Setup of run A:
==> flow/design.v (excerpt) <==
module cordic_rot_top (
    input logic clk,
    input logic rst_n,
    input logic in_valid,
    output logic in_ready,
    input logic signed [15:0] x_start,
    input logic signed [15:0] y_start,
    input logic signed [31:0] angle,
    output logic out_valid,
    input logic out_ready,
    output logic signed [15:0] cosine,
    output logic signed [15:0] sine
);
    cordic_rotator #(
        .XY_W(16),
        .ANGLE_W(32),
        .ITER(16),
        .GUARD(3),
        .GAIN_COMP(1)
    ) u_rot (
        .clk(clk),
        .rst_n(rst_n),
        .in_valid(in_valid),
        .in_ready(in_ready),
        .x_start(x_start),
        .y_start(y_start),
        .angle(angle),
        .out_valid(out_valid),
        .out_ready(out_ready),
        .cosine(cosine),
        .sine(sine)
    );
endmodule
clock: 7.71 ns
lec_check: 0
cap_margin: 20
cell_pad_in_sites_detail_placement: 1
cell_pad_in_sites_global_placement: 1
core_aspect_ratio: 1.67
core_margin: 2
core_utilization: 57
cts_cluster_size: 26
gpl_timing_driven: 0
hold_slack_margin: 0.02
place_density: 0.37
setup_slack_margin: 0.46
slew_margin: 25
tns_end_percent: 75
run.sh (not shown) runs the stock make flow with config.mk's settings and CLKGATE_MAP_FILE=.
Run A failed in global routing with GRT-0232.
Input changes introduced in run B (baseline for comparison: run A):
- changing CORE_ASPECT_RATIO from 1.67 to 1.41
- removing PLACE_DENSITY (formerly 0.37)
- setting MAX_ROUTING_LAYER to met5 for the first time
- removing CELL_PAD_IN_SITES_DETAIL_PLACEMENT (formerly 1)
- removing TNS_END_PERCENT (formerly 75)
- removing HOLD_SLACK_MARGIN (formerly 0.02)
- setting ABC_AREA to 1 for the first time
- setting CTS_CLUSTER_DIAMETER to 68 for the first time
- changing CORE_UTILIZATION from 57 to 40
- removing SETUP_SLACK_MARGIN (formerly 0.46)
- removing CELL_PAD_IN_SITES_GLOBAL_PLACEMENT (formerly 1)
- changing SLEW_MARGIN from 25 to 30
- removing CTS_CLUSTER_SIZE (formerly 26)
- changing the clock period (ns, I/O delays scaled along) from 7.71 to 8.5
Findings:
- Run B has completed all stages; timing, DRC and antenna checks passed.
- Per the comparison of run B with run A, distinct cell type count after synthesis now smaller, number of post-CTS setup repair buffers now smaller, and-or/or-and share of the synthesized area now smaller, mux contribution to synthesized area now smaller.
- Post-DP HPWL: higher on run B
- Between run B and run A, it is run B whose adder and majority cell fraction of the synthesized area is lower, by 3.1 points.
- Area after synthesis delta (run B − run A): unfavourable
- What run A reported for yosys stat chip area has to be multiplied by 1.18 to get the figure for run B.
- [run B] post-synthesis instance total rose about 50% relative to run A
- Delta (run B minus run A): die area now sits higher; post-synthesis share of cell area spent on and, or, nand and nor gates picked up an extra 14 points.
The inputs of run C differ from those of run B as listed below.
- a deleted CTS_CLUSTER_DIAMETER that had been 68
- a deleted ABC_AREA that had been 1
- a deleted MAX_ROUTING_LAYER that had been met5
- a change of SLEW_MARGIN from 30 to 20
- a deleted CORE_ASPECT_RATIO that had been 1.41
- a deleted GPL_TIMING_DRIVEN that had been 0
- a change of CORE_UTILIZATION from 40 to 72
- an added CTS_CLUSTER_SIZE of 23
- a change of the clock period (ns, I/O delays scaled along) from 8.5 to 6.07
### Flow results
- The layout from run C, despite a flow that completed every stage, fails the layout checks, with the failing checks listed as negative setup slack.
- Run C against run B; post-layout instance count excluding filler cells is down by more than a quarter.
- Compared to run B, run C has sequential share of layout area 3.8 points higher.
- Largest family of logic cells by area: simple AND/OR/NAND/NOR gates -> run B, AND-OR/OR-AND gates -> run C
- Of run C and run B, it is run C that has the lower tally of filler cells in the layout.
- Where die size is concerned, run B is outperformed by run C.

========
Starting RTL as in the previous note.
clock: 5.94 ns
lec_check: 0
cap_margin: 15
core_margin: 2
core_utilization: 72
setup_slack_margin: 1.45
slew_margin: 20
The baseline finished but fails on negative setup slack.
Next try:
- CTS_CLUSTER_DIAMETER: not set -> 154
- SETUP_SLACK_MARGIN: 1.45 -> -0.42
After rerunning:
- The changed run completed, yet does not pass: negative setup slack
- routed wire length shrinks by a few percent
- cell area shrinks slightly
- flip-flop count does not change
- register-to-register slack degrades by 1.0 ns
- via count shrinks slightly
Next try:
- CAP_MARGIN: 15 -> 20
- CORE_UTILIZATION: 72 -> 40
- CTS_CLUSTER_DIAMETER: 154 -> not set
- SETUP_SLACK_MARGIN: -0.42 -> not set
- clock period: 5.94 -> 8.39 ns (I/O delays scaled with it)
The changed run ran to the end with no violations.
Cell area went up slightly.
Routed wire length came out lower by a little under a tenth.
Worst setup slack is better by 1.8 ns.
Clock-buffer cell count rose by 40.
Via count came out lower by a little under a tenth.
Final cell count rises by roughly a tenth.
Core utilization falls by 35 points.
Die area grows by well over a third.
Next try:
- ABC_AREA: not set -> 1
- CORE_UTILIZATION: 40 -> 72
- PLACE_DENSITY_LB_ADDON: not set -> 0.2
- clock period: 8.39 -> 5.94 ns (I/O delays scaled with it)
The changed run produced a layout that fails on negative setup slack.
Utilization increases by 36 points.
Routed wire length increases by 51%.
Final cell count increases by 31%.
Clock skew decreases by 0.017 ns.
Setup slack loses 1.3 ns.
Count of clock-buffer cells in the layout decreases by 53.
Design area increases by about 18%.
First-iteration DRC count increases to 3.6 times its value.
Next try:
- ABC_AREA: 1 -> not set
- CTS_CLUSTER_DIAMETER: not set -> 355
- CTS_CLUSTER_SIZE: not set -> 20
- PLACE_DENSITY_LB_ADDON: 0.2 -> 0.25
- SLEW_MARGIN: 20 -> 35
- clock period: 5.94 -> 3.24 ns (I/O delays scaled with it)
With this change the flow aborted during 5_1_grt (GRT-0116).
Synthesized cell count falls by a quarter to a third.
Die size falls by about a fifth.
Synthesized area falls by about a fifth.
Next try:
- ABC_AREA: not set -> 1
- CTS_CLUSTER_DIAMETER: 355 -> not set
- CTS_CLUSTER_SIZE: 20 -> 13
- PLACE_DENSITY_LB_ADDON: 0.25 -> 0.21
- SLEW_MARGIN: 35 -> 20
- clock period: 3.24 -> 5.81 ns (I/O delays scaled with it)
=>
- The new run finished but fails on negative setup slack
- die area grows by about a fifth
- area after synthesis grows by about a fifth
- synthesized cell count grows by well over a third

========
the baseline:
cordic_rot_top again, from the RTL that the note above started with.
make LEC_CHECK=0 ABC_AREA=1 CAP_MARGIN=20 CORE_ASPECT_RATIO=2.0 CORE_MARGIN=2 CORE_UTILIZATION=65 CTS_CLUSTER_DIAMETER=68 GPL_ROUTABILITY_DRIVEN=1 GPL_TIMING_DRIVEN=0 MAX_ROUTING_LAYER=met4 MIN_ROUTING_LAYER=met1 SETUP_SLACK_MARGIN=2.25 SLEW_MARGIN=30 finish   # period 11.9 ns
Run status, the baseline: aborted in global routing, error GRT-0116
Modified inputs, the candidate compared to the baseline
Settings: a deleted CORE_ASPECT_RATIO that had been 2.0; a change of CTS_CLUSTER_DIAMETER from 68 to 50; a change of MAX_ROUTING_LAYER from met4 to met5; a change of SETUP_SLACK_MARGIN from 2.25 to -0.36; a change of CORE_UTILIZATION from 65 to 40; a deleted GPL_ROUTABILITY_DRIVEN that had been 1; a change of SLEW_MARGIN from 30 to 20; an added CELL_PAD_IN_SITES_GLOBAL_PLACEMENT of 1; a change of CAP_MARGIN from 20 to 5; a change of the clock period (ns, I/O delays scaled along) from 11.9 to 14.0.
## What came out
- The candidate: done, clean on timing, DRC and antenna
- Against the baseline, the candidate reports a maximum buffer depth of the clock tree that is higher.
- The candidate — floorplan core area 63% higher, the baseline as reference
- Placed instance area, the candidate and the baseline, lower one = the baseline.
- Taking the candidate over the baseline, the die outline height ratio works out to 0.902.
- Reported for the candidate and the baseline, share of synthesized area occupied by flip-flops and latches turned out identical to the last digit.
- Half-perimeter wire length after detailed placement went up by a few percent going from the baseline to the candidate.
- In the reports for the candidate and the baseline, the larger post-placement cell count belongs to the candidate.
- Going from the baseline to the candidate, last weighted congestion value of the routability-driven placer shows a reduction of 0.21; chip area now larger.

========
== lane 1 ==
The RTL this note starts from:
==> flow/design.v <==
package cordic_pkg;
    localparam int XY_W = 16;
    localparam int ANGLE_W = 32;
    localparam int MAX_ITER = 32;  
    localparam logic signed [31:0] ANG_PI = 32'sh8000_0000;
    localparam logic signed [31:0] ANG_PI_2 = 32'sh4000_0000;
    localparam logic signed [15:0] KINV_Q15 = 16'sd19898;  
    localparam int KINV_SHIFT = 15;
    localparam real PI = 3.14159265358979323846;
    function automatic logic signed [MAX_ITER-1:0] atan_lut(input int unsigned idx);
        case (idx)
          0: atan_lut = 32'sh2000_0000;
          1: atan_lut = 32'sh12E4_051D;
          2: atan_lut = 32'sh09FB_385B;
          3: atan_lut = 32'sh0511_11D4;
          4: atan_lut = 32'sh028B_0D43;
          5: atan_lut = 32'sh0145_77E1;
          6: atan_lut = 32'sh00A2_EC1E;
          7: atan_lut = 32'sh0051_F155;
          8: atan_lut = 32'sh0028_F953;
          9: atan_lut = 32'sh0014_7E6E;
          10: atan_lut = 32'sh000A_7CC8;
          11: atan_lut = 32'sh0005_3E64;
          12: atan_lut = 32'sh0002_9F32;
          13: atan_lut = 32'sh0001_4F99;
          14: atan_lut = 32'sh0000_A7CC;
          15: atan_lut = 32'sh0000_53E6;
          default: atan_lut = 32'sd0;
        endcase
    endfunction
endpackage
module cordic_stage #(
    parameter int XYI = 19,
    parameter int ANGLE_W = 32,
    parameter int I = 0,
    parameter logic MODE = 1'b0  
)(
    input logic clk,
    input logic rst_n,
    input logic ce,
    input logic signed [XYI:0] x_in,
    input logic signed [XYI:0] y_in,
    input logic signed [ANGLE_W-1:0] z_in,
    output logic signed [XYI:0] x_out,
    output logic signed [XYI:0] y_out,
    output logic signed [ANGLE_W-1:0] z_out
);
    typedef enum logic {MODE_ROT = 1'b0, MODE_VEC = 1'b1} cordic_mode_e;
    logic signed [XYI:0] x_shr;
    logic signed [XYI:0] y_shr;
    logic signed [ANGLE_W-1:0] atan_i;
    logic dir;
    always_comb begin
        x_shr = x_in >>> I;
        y_shr = y_in >>> I;
        atan_i = $signed(cordic_pkg::atan_lut(I));
        dir = (MODE == MODE_ROT) ? z_in[ANGLE_W-1] : y_in[XYI];
    end
    always_ff @(posedge clk or negedge rst_n) begin
        if (!rst_n) begin
            x_out <= '0;
            y_out <= '0;
            z_out <= '0;
        end else if (ce) begin
            if (MODE == MODE_ROT) begin
                x_out <= dir ? (x_in + y_shr) : (x_in - y_shr);
                y_out <= dir ? (y_in - x_shr) : (y_in + x_shr);
                z_out <= dir ? (z_in + atan_i) : (z_in - atan_i);
            end else begin
                x_out <= dir ? (x_in - y_shr) : (x_in + y_shr);
                y_out <= dir ? (y_in + x_shr) : (y_in - x_shr);
                z_out <= dir ? (z_in - atan_i) : (z_in + atan_i);
            end
        end
      end
endmodule
module cordic_preproc #(
  parameter int XY_W = 16,
  parameter int XYI = 19,
  parameter int ANGLE_W = 32
)(
  input logic clk,
  input logic rst_n,
  input logic ce,
  input logic load,
  input logic signed [XY_W-1:0] x_in,
  input logic signed [XY_W-1:0] y_in,
  input logic [ANGLE_W-1:0] angle_in,
  output logic signed [XYI:0] x0,
  output logic signed [XYI:0] y0,
  output logic signed [ANGLE_W-1:0] z0
);
  logic signed [ANGLE_W-1:0] ang_s;
  logic [1:0] quadrant;
  logic signed [XYI:0] x_ext, y_ext;
  always_comb begin
    ang_s = $signed(angle_in);
    quadrant = ang_s[ANGLE_W-1 -: 2];
    x_ext = {{(XYI-XY_W+1){x_in[XY_W-1]}}, x_in};
    y_ext = {{(XYI-XY_W+1){y_in[XY_W-1]}}, y_in};
  end
  always_ff @(posedge clk or negedge rst_n) begin
    if (!rst_n) begin
      x0 <= '0;
      y0 <= '0;
      z0 <= '0;
    end else if (ce) begin
      if (load) begin
        unique case (quadrant)
          2'b00, 2'b11: begin
            x0 <= x_ext;
            y0 <= y_ext;
            z0 <= ang_s;
          end
          2'b01: begin
            x0 <= -y_ext;
            y0 <= x_ext;
            z0 <= ang_s - $signed(cordic_pkg::ANG_PI_2);
          end
          2'b10: begin
            x0 <= y_ext;
            y0 <= -x_ext;
            z0 <= ang_s + $signed(cordic_pkg::ANG_PI_2);
          end
        endcase
      end
    end
  end
endmodule
module cordic_rotator #(
    parameter int XY_W = 16,
    parameter int ANGLE_W = 32,
    parameter int ITER = 16,
    parameter int GUARD = 3,
    parameter int GAIN_COMP = 0
)(
    input logic clk,
    input logic rst_n,
    input logic in_valid,
    output logic in_ready,
    input logic signed [XY_W-1:0] x_start,
    input logic signed [XY_W-1:0] y_start,
    input logic signed [ANGLE_W-1:0] angle,
    output logic out_valid,
    input logic out_ready,
    output logic signed [XY_W-1:0] cosine,
    output logic signed [XY_W-1:0] sine
);
    logic stall;
    logic accept;
    assign stall = out_valid && !out_ready;
    assign in_ready = !stall;
    assign accept = in_valid && in_ready;
    logic [ITER:0] vld;
    always_ff @(posedge clk or negedge rst_n) begin
        if (!rst_n) begin
            vld <= '0;
        end else if (!stall) begin
            vld <= {vld[ITER-1:0], accept};
        end
    end
    assign out_valid = vld[ITER];
    localparam int XYI = XY_W + GUARD;
    logic signed [XYI:0] x0;
    logic signed [XYI:0] y0;
    logic signed [ANGLE_W-1:0] z0;
    cordic_preproc #(
        .XY_W(XY_W),
        .XYI(XYI),
        .ANGLE_W(ANGLE_W)
    ) u_preproc (
        .clk(clk),
        .rst_n(rst_n),
        .ce(!stall),
        .load(accept),
        .x_in(x_start),
        .y_in(y_start),
        .angle_in(angle),
        .x0(x0),
        .y0(y0),
        .z0(z0)
    );
    logic signed [XYI:0] x_pipe [0:ITER];
    logic signed [XYI:0] y_pipe [0:ITER];
    logic signed [ANGLE_W-1:0] z_pipe [0:ITER];
    assign x_pipe[0] = x0;
    assign y_pipe[0] = y0;
    assign z_pipe[0] = z0;
    genvar i;
    generate
        for (i = 0; i < ITER; i++) begin : STG
            cordic_stage #(
                .XYI(XYI),
                .ANGLE_W(ANGLE_W),
                .I(i),
                .MODE(1'b0) 
            ) u_stage (
                .clk(clk),
                .rst_n(rst_n),
                .ce(!stall),
                .x_in(x_pipe[i]),
                .y_in(y_pipe[i]),
                .z_in(z_pipe[i]),
                .x_out(x_pipe[i+1]),
                .y_out(y_pipe[i+1]),
                .z_out(z_pipe[i+1])
            );
         end
    endgenerate
    logic signed [XYI:0] cos_raw, sin_raw;
    assign cos_raw = x_pipe[ITER];
    assign sin_raw = y_pipe[ITER];
    localparam int MULT_W = (XYI+1) + 16;
    logic signed [MULT_W-1:0] cos_prod, sin_prod;
    logic signed [XYI:0] cos_sc, sin_sc;
    always_comb begin
        cos_prod = $signed(cos_raw) * $signed(cordic_pkg::KINV_Q15);
        sin_prod = $signed(sin_raw) * $signed(cordic_pkg::KINV_Q15);
        cos_sc = $signed(cos_prod >>> cordic_pkg::KINV_SHIFT);
        sin_sc = $signed(sin_prod >>> cordic_pkg::KINV_SHIFT);
    end
    logic signed [XYI:0] cos_sel, sin_sel;
    always_comb begin
      if (GAIN_COMP) begin
        cos_sel = cos_sc;
        sin_sel = sin_sc;
      end else begin
        cos_sel = cos_raw;
        sin_sel = sin_raw;
      end
    end
    assign cosine = cos_sel[XY_W-1:0];
    assign sine = sin_sel[XY_W-1:0];
endmodule
module cordic_rot_top (
    input logic clk,
    input logic rst_n,
    input logic in_valid,
    output logic in_ready,
    input logic signed [15:0] x_start,
    input logic signed [15:0] y_start,
    input logic signed [31:0] angle,
    output logic out_valid,
    input logic out_ready,
    output logic signed [15:0] cosine,
    output logic signed [15:0] sine
);
    cordic_rotator #(
        .XY_W(16),
        .ANGLE_W(32),
        .ITER(16),
        .GUARD(3),
        .GAIN_COMP(1)
    ) u_rot (
        .clk(clk),
        .rst_n(rst_n),
        .in_valid(in_valid),
        .in_ready(in_ready),
        .x_start(x_start),
        .y_start(y_start),
        .angle(angle),
        .out_valid(out_valid),
        .out_ready(out_ready),
        .cosine(cosine),
        .sine(sine)
    );
endmodule
make LEC_CHECK=0 CAP_MARGIN=20 CELL_PAD_IN_SITES_GLOBAL_PLACEMENT=1 CORE_MARGIN=2 CORE_UTILIZATION=40 CTS_CLUSTER_DIAMETER=50 MAX_ROUTING_LAYER=met4 MIN_ROUTING_LAYER=met2 PLACE_DENSITY_LB_ADDON=0.13 SETUP_SLACK_MARGIN=-0.36 SLEW_MARGIN=20 finish   # period 8.86 ns
To summarise lane 1: no stage aborted, but the layout did not pass its checks, failing on negative setup slack.
## Diff of input files: lane 2 against lane 1
==> flow/config.mk <==
export PLATFORM = sky130hd
export DESIGN_NAME = cordic_rot_top
export DESIGN_NICKNAME = cordic_rot_top
export VERILOG_FILES = /design/flow/design.v
export SDC_FILE = /design/flow/constraint.sdc
export NUM_CORES = 4
export LEC_CHECK = 0
export CAP_MARGIN = 20
export CORE_MARGIN = 2
export CORE_UTILIZATION = 40
export SLEW_MARGIN = 20
==> flow/constraint.sdc <==
create_clock -name core_clock -period 8.5 [get_ports {clk}]
set_input_delay 1.7000 -clock core_clock [delete_from_list [all_inputs] [get_ports {clk}]]
set_output_delay 1.7000 -clock core_clock [all_outputs]
set_load 0.01 [all_outputs]
[summary]
- Lane 2 closes out successfully: all stages finished, all timing, DRC and antenna checks passed.
- Lane 2 has worst setup timing slack at the placement stage below what lane 1 had.
- | final instance count without filler cells | higher: lane 1 |
- Of lane 1 and lane 2, the lower transition at the pin with the smallest max-transition slack belongs to lane 2.
- Compared to lane 1, lane 2 has post-route fraction of the period consumed by the critical path 2.1 points lower.
- Diff lane 1..lane 2 | mux share of post-synthesis cell area | unchanged
- The wire length of lane 2 falls short of that of lane 1 by 22%.
- Summary of lane 2 over lane 1: via total after detailed routing moved down; critical path depth higher; number of filler cells placed in the layout went up 434.
The following lists how lane 3 was set up differently from lane 2:
-- flow/config.mk --
<<< lane 2, line 8
export CAP_MARGIN = 20
export CORE_MARGIN = 2
export CORE_UTILIZATION = 40
export SLEW_MARGIN = 20
>>> lane 3, line 8
export CAP_MARGIN = 20
export CORE_MARGIN = 2
export CORE_UTILIZATION = 72
export CTS_CLUSTER_DIAMETER = 79
export SETUP_SLACK_MARGIN = 1.47
export SLEW_MARGIN = 20
==> flow/constraint.sdc <==
create_clock -name core_clock -period 4.99 [get_ports {clk}]
set_input_delay 0.9980 -clock core_clock [delete_from_list [all_inputs] [get_ports {clk}]]
set_output_delay 0.9980 -clock core_clock [all_outputs]
set_load 0.01 [all_outputs]
==> results <==
[flow] lane 3 | stages: complete | final checks: fail | reason: negative setup slack. Row count, lane 2 and lane 3: smaller value in lane 3. Diff lane 2 -> lane 3 | final-layout clock buffer total | decrease of 39. On share of cell area taken by multi-input logic gates, lane 2 and lane 3 are neck and neck. On lane 3: number of gates given a new drive strength after cts is 505 higher than what lane 2 gave. Taking lane 2 as the reference, in lane 3 final-stage net count now sits higher, post-layout period usage of the worst path increased 53 points.
The following lists how lane 4 was set up differently from lane 3:
-- flow/config.mk --
<<< lane 3, line 8
export CAP_MARGIN = 20
export CORE_MARGIN = 2
export CORE_UTILIZATION = 72
export CTS_CLUSTER_DIAMETER = 79
export SETUP_SLACK_MARGIN = 1.47
export SLEW_MARGIN = 20
>>> lane 4, line 8
export CAP_MARGIN = 20
export CORE_MARGIN = 2
export CORE_UTILIZATION = 63
export SLEW_MARGIN = 20
==> flow/constraint.sdc <==
create_clock -name core_clock -period 8.39 [get_ports {clk}]
set_input_delay 1.6780 -clock core_clock [delete_from_list [all_inputs] [get_ports {clk}]]
set_output_delay 1.6780 -clock core_clock [all_outputs]
set_load 0.01 [all_outputs]
Notes after the runs:
Every stage of lane 4 finished as expected; the final checks, on the other hand, flagged negative setup slack, which means the layout fails. Maximum net fanout on the critical path sits higher in lane 4 than in lane 3. Non-clock inverter instance count of the final layout delta (lane 4 -> lane 3): insignificant. Transition time of the tightest slew-check pin: lower on lane 3. Summary: with lane 3 as the reference, first-iteration DRC count in lane 4 moved down by more than a quarter. Taking lane 3 as the reference, in lane 4 post-route clock period utilization saw a decrease, met1 track demand over resource -6.6 points, vias after detailed routing moved down. Lane 3 vs lane 4, end point of the critical path: sine[15] vs cosine[15]. Changes observed in lane 4 relative to lane 3: setup slack has increased.
